## build 93
// cfs_aligner
  module cfs_aligner#(
    parameter ALGN_DATA_WIDTH = 32,
    parameter FIFO_DEPTH      = 8,
    localparam int unsigned APB_ADDR_WIDTH    = 16,
    localparam int unsigned APB_DATA_WIDTH    = 32,
    localparam int unsigned ALGN_OFFSET_WIDTH = ALGN_DATA_WIDTH <= 8 ? 1 : $clog2(ALGN_DATA_WIDTH/8),
    localparam int unsigned ALGN_SIZE_WIDTH   = $clog2(ALGN_DATA_WIDTH/8)+1
  ) (
    input wire clk,
    input wire reset_n,
    input wire[APB_ADDR_WIDTH-1:0]    paddr,
    input wire                        pwrite,
    input wire                        psel,
    input wire                        penable,
    input wire[APB_DATA_WIDTH-1:0]    pwdata,
    output wire                       pready,
    output reg[APB_DATA_WIDTH-1:0]    prdata,
    output reg                        pslverr,
    input                             md_rx_valid,
    input[ALGN_DATA_WIDTH-1:0]        md_rx_data,
    input[ALGN_OFFSET_WIDTH-1:0]      md_rx_offset,
    input[ALGN_SIZE_WIDTH-1:0]        md_rx_size,
    output reg                        md_rx_ready,
    output reg                        md_rx_err,
    output reg                        md_tx_valid,
    output reg[ALGN_DATA_WIDTH-1:0]   md_tx_data,
    output reg[ALGN_OFFSET_WIDTH-1:0] md_tx_offset,
    output reg[ALGN_SIZE_WIDTH-1:0]   md_tx_size,
    input                             md_tx_ready,
    input                             md_tx_err,
    output reg                        irq
  );
Settings: LEC_CHECK=0, ABC_AREA=1, CAP_MARGIN=20, CORE_MARGIN=2, CORE_UTILIZATION=72, SLEW_MARGIN=40; clock period 5.68 ns.
run.sh (not shown) runs the stock make flow with config.mk's settings and CLKGATE_MAP_FILE=.
### build 93 -> build 3
- CORE_UTILIZATION now 11, was 72
- SLEW_MARGIN now 20, was 40
- ABC_AREA no longer set, was 1
- the clock period (ns, I/O delays scaled along) now 11.8, was 5.68
On highest fanout seen on the critical path, the higher figure sits with build 3, not build 93.
Storage element area essentially unchanged between build 93 and build 3.
[build 3] synthesized instance count fell about 20% relative to build 93
Build 3 vs. build 93: synthesized area now sits lower; number of buffers added by the clock tree synthesis step went up by 9; met3 usage in global routing lost 9.1 points.
Re tightest hold margin: build 3 is 0.0038 ns up on build 93.
Number of non-clock inverters, build 3 and build 93, lower one = build 3.
Wire: build 3 routes less than build 93
NOTE via count of the first global-routing pass build 93->build 3 decreased by more than 10%
Edits applied to the flow inputs when going from build 3 to build 66:
- CORE_UTILIZATION changed from 11 to 66
- CTS_CLUSTER_SIZE newly set to 40
- the clock period (ns, I/O delays scaled along) changed from 11.8 to 5.84
==> results <==
- Summary of build 66 over build 3: minimum setup slack in the final design now smaller; detailed-route wire length now smaller; relative area change from synthesis to final layout now smaller.
- Count of clock buffers in the final design sits lower in build 66 than in build 3.
- Build 3 has higher vertical die dimension than build 66.
Input-level comparison between build 4 and build 66:
- CTS_CLUSTER_SIZE changed from 40 to 48
- SETUP_SLACK_MARGIN newly set to -0.35
- CORE_UTILIZATION changed from 66 to 72
- the clock period (ns, I/O delays scaled along) changed from 5.84 to 4.84
[summary]
- Build 4 completed end to end; final checks failed (setup timing).
- Summary of build 4 over build 66: count of instances resized after the clock tree is built grew by 19; routed wire length up 25000 µm; sum of negative setup slack went down by 104.54 ns.
- Maximum cell stage delay along the critical path delta for build 4 relative to build 66: 0.11 ns lower
- In the metrics for build 66 and build 4, the one carrying the higher met3 track demand over resource in global routing is build 4.
- For build 4, the highest metal layer used by the detailed router was met5, unlike build 66, where it was met4.
- Build 4 against build 66: clock latency of the later-clocked register in the worst-skew pair stayed essentially flat; cell area after layout rose by 3.4%; least setup slack across all paths after layout fell by 0.63 ns; final critical-path share of the clock period rose by 12 points.
The following lists how build 30 was set up differently from build 4:
- CORE_UTILIZATION now 40, was 72
- CTS_CLUSTER_SIZE no longer set, was 48
- SETUP_SLACK_MARGIN no longer set, was -0.35
- the clock period (ns, I/O delays scaled along) now 10.0, was 4.84
[summary]
Of build 4 and build 30, just one finished clean: build 30. In build 30, relative slew slack is higher than in build 4. After synthesis and placement, the instance count of build 30 is above that of build 4. Measured against build 30, the total routed wire length on the met1 layer of build 4 comes out at 0.924 times the reference value. Against build 4, build 30 reports a tapcell count that is higher. On cell area: between build 30 and build 4, it ends up higher for build 4. The via count of build 30 is lower than that of build 4.
Input changes introduced in build 95 (baseline for comparison: build 30):
- HOLD_SLACK_MARGIN newly set to 0.11
- CTS_CLUSTER_DIAMETER newly set to 27
- GPL_ROUTABILITY_DRIVEN newly set to 1
- CELL_PAD_IN_SITES_DETAIL_PLACEMENT newly set to 2
- CAP_MARGIN changed from 20 to 5
- TNS_END_PERCENT newly set to 45
## What came out
Changes observed in build 95 relative to build 30: unique cell type count in the Yosys netlist flat, half-perimeter wire length after placement up 26%, layout net count up about 3.6%, non-clock buffer contribution to total cell area down 0.38 points. Build 95 against build 30: number of antenna violations at the first check in global routing held steady, maximum frequency from static timing analysis now sits lower, XOR/XNOR share of the synthesized area essentially unchanged. Re measured slew at the worst slew-check pin: build 95 is 0.061 ns up on build 30.


== v32 ==
Starting RTL as in the previous note.
make LEC_CHECK=0 ABC_AREA=1 CAP_MARGIN=0 CELL_PAD_IN_SITES_DETAIL_PLACEMENT=2 CORE_MARGIN=6 CORE_UTILIZATION=62 CTS_CLUSTER_DIAMETER=337 CTS_CLUSTER_SIZE=41 GPL_ROUTABILITY_DRIVEN=1 GPL_TIMING_DRIVEN=1 PLACE_DENSITY_LB_ADDON=0.23 SETUP_SLACK_MARGIN=-0.28 SLEW_MARGIN=35 finish   # period 8.83 ns
v32 did not finish; a tool error ended it in detailed placement.
> inputs changed (v32 -> v17)
- PLACE_DENSITY_LB_ADDON no longer set, was 0.23
- CORE_UTILIZATION now 40, was 62
- CAP_MARGIN now 20, was 0
- CORE_MARGIN now 2, was 6
- GPL_TIMING_DRIVEN no longer set, was 1
- GPL_ROUTABILITY_DRIVEN no longer set, was 1
- ABC_AREA no longer set, was 1
- CELL_PAD_IN_SITES_DETAIL_PLACEMENT no longer set, was 2
- SLEW_MARGIN now 20, was 35
- SETUP_SLACK_MARGIN no longer set, was -0.28
- CTS_CLUSTER_DIAMETER no longer set, was 337
- CTS_CLUSTER_SIZE no longer set, was 41
- the clock period (ns, I/O delays scaled along) now 8.62, was 8.83
[summary]
Summary of v17 over v32: synthesized cell count fell about 20%; number of different library cells in the post-synthesis netlist rose by about 50%. v32 fits on a die that is smaller than the die of v17. Compared with v32, v17 shows a higher xor-xnor portion of the synthesized cell area. | synthesized area | v17 vs v32 | better |. v17 | stages: all done | timing, DRC, antenna: all pass. Diff v32 -> v17 | initial cell density of the core | decrease of 23 points.
diff inputs: v17 => v13
- changing CORE_UTILIZATION from 40 to 72
- setting SETUP_SLACK_MARGIN to 1.14 for the first time
- setting CTS_CLUSTER_SIZE to 49 for the first time
- changing the clock period (ns, I/O delays scaled along) from 8.62 to 4.98
## What came out
- Across v17 and v13, a clean result was obtained everywhere but in v13.
- v17 -> v13: post-synth tally of flip-flops with integrated enable delta 0, exact match
- Between v17 and v13, worst hold slack across all endpoints decreased.
- The critical path depth in v13 sits 1 above the value recorded for v17.
What v10 does differently from v13 at the input level:
- changing CORE_UTILIZATION from 72 to 40
- changing SETUP_SLACK_MARGIN from 1.14 to -0.71
- removing CTS_CLUSTER_SIZE (formerly 49)
- changing the clock period (ns, I/O delays scaled along) from 4.98 to 8.62
--- outcome ---
Relative to v13, non-clock buffer count has gone down in v10.
Having completed the whole flow, v10 delivered a layout that passed the timing, DRC and antenna checks.
Compared v10 vs v13, and least setup slack across all paths after layout is up in v10.
Simple-gate area share of the yosys netlist: v13 vs v10 — no meaningful difference
What v12 does differently from v10 at the input level:
- setting CORE_ASPECT_RATIO to 0.63 for the first time
- setting GPL_ROUTABILITY_DRIVEN to 0 for the first time
- setting TNS_END_PERCENT to 40 for the first time
- changing SETUP_SLACK_MARGIN from -0.71 to 2.5
- changing the clock period (ns, I/O delays scaled along) from 8.62 to 10.0
v10 leaves less setup margin than v12. Taking v10 as the reference, in v12 design area closely matched the old numbers, overall routed net length shows a reduction of 1.7%, sequential share of layout area essentially unchanged, die size comparable. Comparing length of routed met3 wiring for v12 and v10, the smaller number came from v10. Relative to v10, the number of clock buffers in the layout measured on v12 has decreased by a little under 10%.
Changes in v7 relative to v12:
- changing CORE_UTILIZATION from 40 to 66
- removing GPL_ROUTABILITY_DRIVEN (formerly 0)
- removing CORE_ASPECT_RATIO (formerly 0.63)
- removing SETUP_SLACK_MARGIN (formerly 2.5)
- removing TNS_END_PERCENT (formerly 40)
- changing the clock period (ns, I/O delays scaled along) from 10.0 to 4.98
--- outcome ---
Nothing crashed in v7 and all stages finished; the problem is that the final layout failed, the offending checks being setup timing. Between v12 and v7, the flow reports number of cells after detailed placement decreasing by a little under 10%. [compare] base=v12 new=v7: largest net degree at the start of global routing decreased about 10%. Wire: v7 routes more than v12. Area growth from synthesis to final layout for v7: 2.8 points up relative to v12. On fraction of area in clock buffers and inverters, v7 tracks v12 almost exactly. Met3 capacity usage during global routing | v7 above v12.


Starting RTL as in the previous note.
Settings: LEC_CHECK=0, ABC_AREA=1, CAP_MARGIN=0, CELL_PAD_IN_SITES_DETAIL_PLACEMENT=2, CORE_MARGIN=6, CORE_UTILIZATION=62, CTS_CLUSTER_DIAMETER=37, CTS_CLUSTER_SIZE=41, GPL_ROUTABILITY_DRIVEN=1, GPL_TIMING_DRIVEN=1, PLACE_DENSITY_LB_ADDON=0.23, SETUP_SLACK_MARGIN=-0.28, SLEW_MARGIN=35; clock period 8.83 ns.
The starting point never finished: it broke off in 3_5_place_dp.
Rerun with:
--- a/flow/config.mk
+++ b/flow/config.mk
@@ -10,10 +10,10 @@
 export CELL_PAD_IN_SITES_DETAIL_PLACEMENT = 2
 export CORE_MARGIN = 6
-export CORE_UTILIZATION = 62
+export CORE_UTILIZATION = 26
 export CTS_CLUSTER_DIAMETER = 37
 export CTS_CLUSTER_SIZE = 41
 export GPL_ROUTABILITY_DRIVEN = 1
 export GPL_TIMING_DRIVEN = 1
-export PLACE_DENSITY_LB_ADDON = 0.23
+export PLACE_DENSITY_LB_ADDON = 0.1
 export SETUP_SLACK_MARGIN = -0.28
 export SLEW_MARGIN = 35
What happened: Now the flow went through all stages and came out clean. Area after synthesis is unchanged. Synthesized cell count is unchanged. Die size came out higher by 130%.
Rerun with:
==> flow/config.mk (replaced) <==
export PLATFORM = sky130hd
export DESIGN_NAME = cfs_aligner
export DESIGN_NICKNAME = cfs_aligner
export VERILOG_FILES = /design/flow/design.v
export SDC_FILE = /design/flow/constraint.sdc
export NUM_CORES = 4
export LEC_CHECK = 0
export ABC_AREA = 0
export CAP_MARGIN = 10
export CELL_PAD_IN_SITES_DETAIL_PLACEMENT = 0
export CORE_MARGIN = 2
export CORE_UTILIZATION = 72
export CTS_CLUSTER_SIZE = 41
export GPL_ROUTABILITY_DRIVEN = 1
export GPL_TIMING_DRIVEN = 1
export PLACE_DENSITY = 0.66
export SETUP_SLACK_MARGIN = 0.71
export SLEW_MARGIN = 35
==> flow/constraint.sdc (replaced) <==
create_clock -name core_clock -period 4.84 [get_ports {clk}]
set_input_delay 0.9680 -clock core_clock [delete_from_list [all_inputs] [get_ports {clk}]]
set_output_delay 0.9680 -clock core_clock [all_outputs]
set_load 0.01 [all_outputs]
After rerunning: With this change the flow finished with setup timing left; final cell count went down by a quarter to a third; via count is higher by roughly a tenth; synthesized cell count went down by about a fifth; register-to-register slack got worse by 2.6 ns; routed wire length increases by a little under a tenth; final area fell slightly; critical path depth goes down by 7; die size goes down by well over a third.
Rerun with:
==> flow/config.mk (replaced) <==
export PLATFORM = sky130hd
export DESIGN_NAME = cfs_aligner
export DESIGN_NICKNAME = cfs_aligner
export VERILOG_FILES = /design/flow/design.v
export SDC_FILE = /design/flow/constraint.sdc
export NUM_CORES = 4
export LEC_CHECK = 0
export ABC_AREA = 0
export CAP_MARGIN = 10
export CELL_PAD_IN_SITES_DETAIL_PLACEMENT = 2
export CORE_MARGIN = 6
export CORE_UTILIZATION = 26
export CTS_CLUSTER_DIAMETER = 37
export CTS_CLUSTER_SIZE = 41
export GPL_ROUTABILITY_DRIVEN = 1
export GPL_TIMING_DRIVEN = 1
export PLACE_DENSITY_LB_ADDON = 0.1
export SETUP_SLACK_MARGIN = -0.28
export SLEW_MARGIN = 35
==> flow/constraint.sdc (replaced) <==
create_clock -name core_clock -period 8.83 [get_ports {clk}]
set_input_delay 1.7660 -clock core_clock [delete_from_list [all_inputs] [get_ports {clk}]]
set_output_delay 1.7660 -clock core_clock [all_outputs]
set_load 0.01 [all_outputs]
Effect: This time the run went through all stages and came out clean. Worst setup slack improved by 0.59 ns. Sequential cell count is unchanged. First-iteration DRC count drops by 78%. Clock skew is about the same. Via count drops by 18%. Design area climbs by 0.85%.
Rerun with:
==> flow/config.mk (replaced) <==
export PLATFORM = sky130hd
export DESIGN_NAME = cfs_aligner
export DESIGN_NICKNAME = cfs_aligner
export VERILOG_FILES = /design/flow/design.v
export SDC_FILE = /design/flow/constraint.sdc
export NUM_CORES = 4
export LEC_CHECK = 0
export CAP_MARGIN = 20
export CORE_MARGIN = 2
export CORE_UTILIZATION = 63
export SLEW_MARGIN = 20
==> flow/constraint.sdc (replaced) <==
create_clock -name core_clock -period 4.98 [get_ports {clk}]
set_input_delay 0.9960 -clock core_clock [delete_from_list [all_inputs] [get_ports {clk}]]
set_output_delay 0.9960 -clock core_clock [all_outputs]
set_load 0.01 [all_outputs]
Outcome:
- cell area falls by about 5%
- first-iteration DRC count rises by 110%
- clock skew falls by 0.012 ns
- non-clock buffer count rises by 168
- sequential share of layout area rises by 2.7 points


Starting RTL as in the previous note.
Settings: LEC_CHECK=0, CAP_MARGIN=15, CORE_MARGIN=2, CORE_UTILIZATION=72, CTS_CLUSTER_SIZE=40, HOLD_SLACK_MARGIN=-0.05, PLACE_DENSITY=0.66, SETUP_SLACK_MARGIN=1.39, SLEW_MARGIN=20; clock period 4.81 ns.
The starting point produced a layout that fails on negative setup slack.
==> next run, changes <==
CAP_MARGIN = 20   (was 15)
CORE_UTILIZATION = 40   (was 72)
CTS_CLUSTER_SIZE = unset   (was 40)
HOLD_SLACK_MARGIN = unset   (was -0.05)
PLACE_DENSITY = unset   (was 0.66)
SETUP_SLACK_MARGIN = unset   (was 1.39)
clock period = 7.39 ns   (was 4.81 ns; I/O delays follow)
This time the run passed the timing, DRC and antenna checks.
Global-route usage is lower by 26 points.
Critical path depth is unchanged.
Routed wire length is lower by 25%.
Register-to-register slack improved by 1.2 ns.
Non-clock buffer count is lower by 241.
First-iteration DRC count is lower by 65%.
Final cell count is higher by 6.9%.
Via count is lower by 21%.
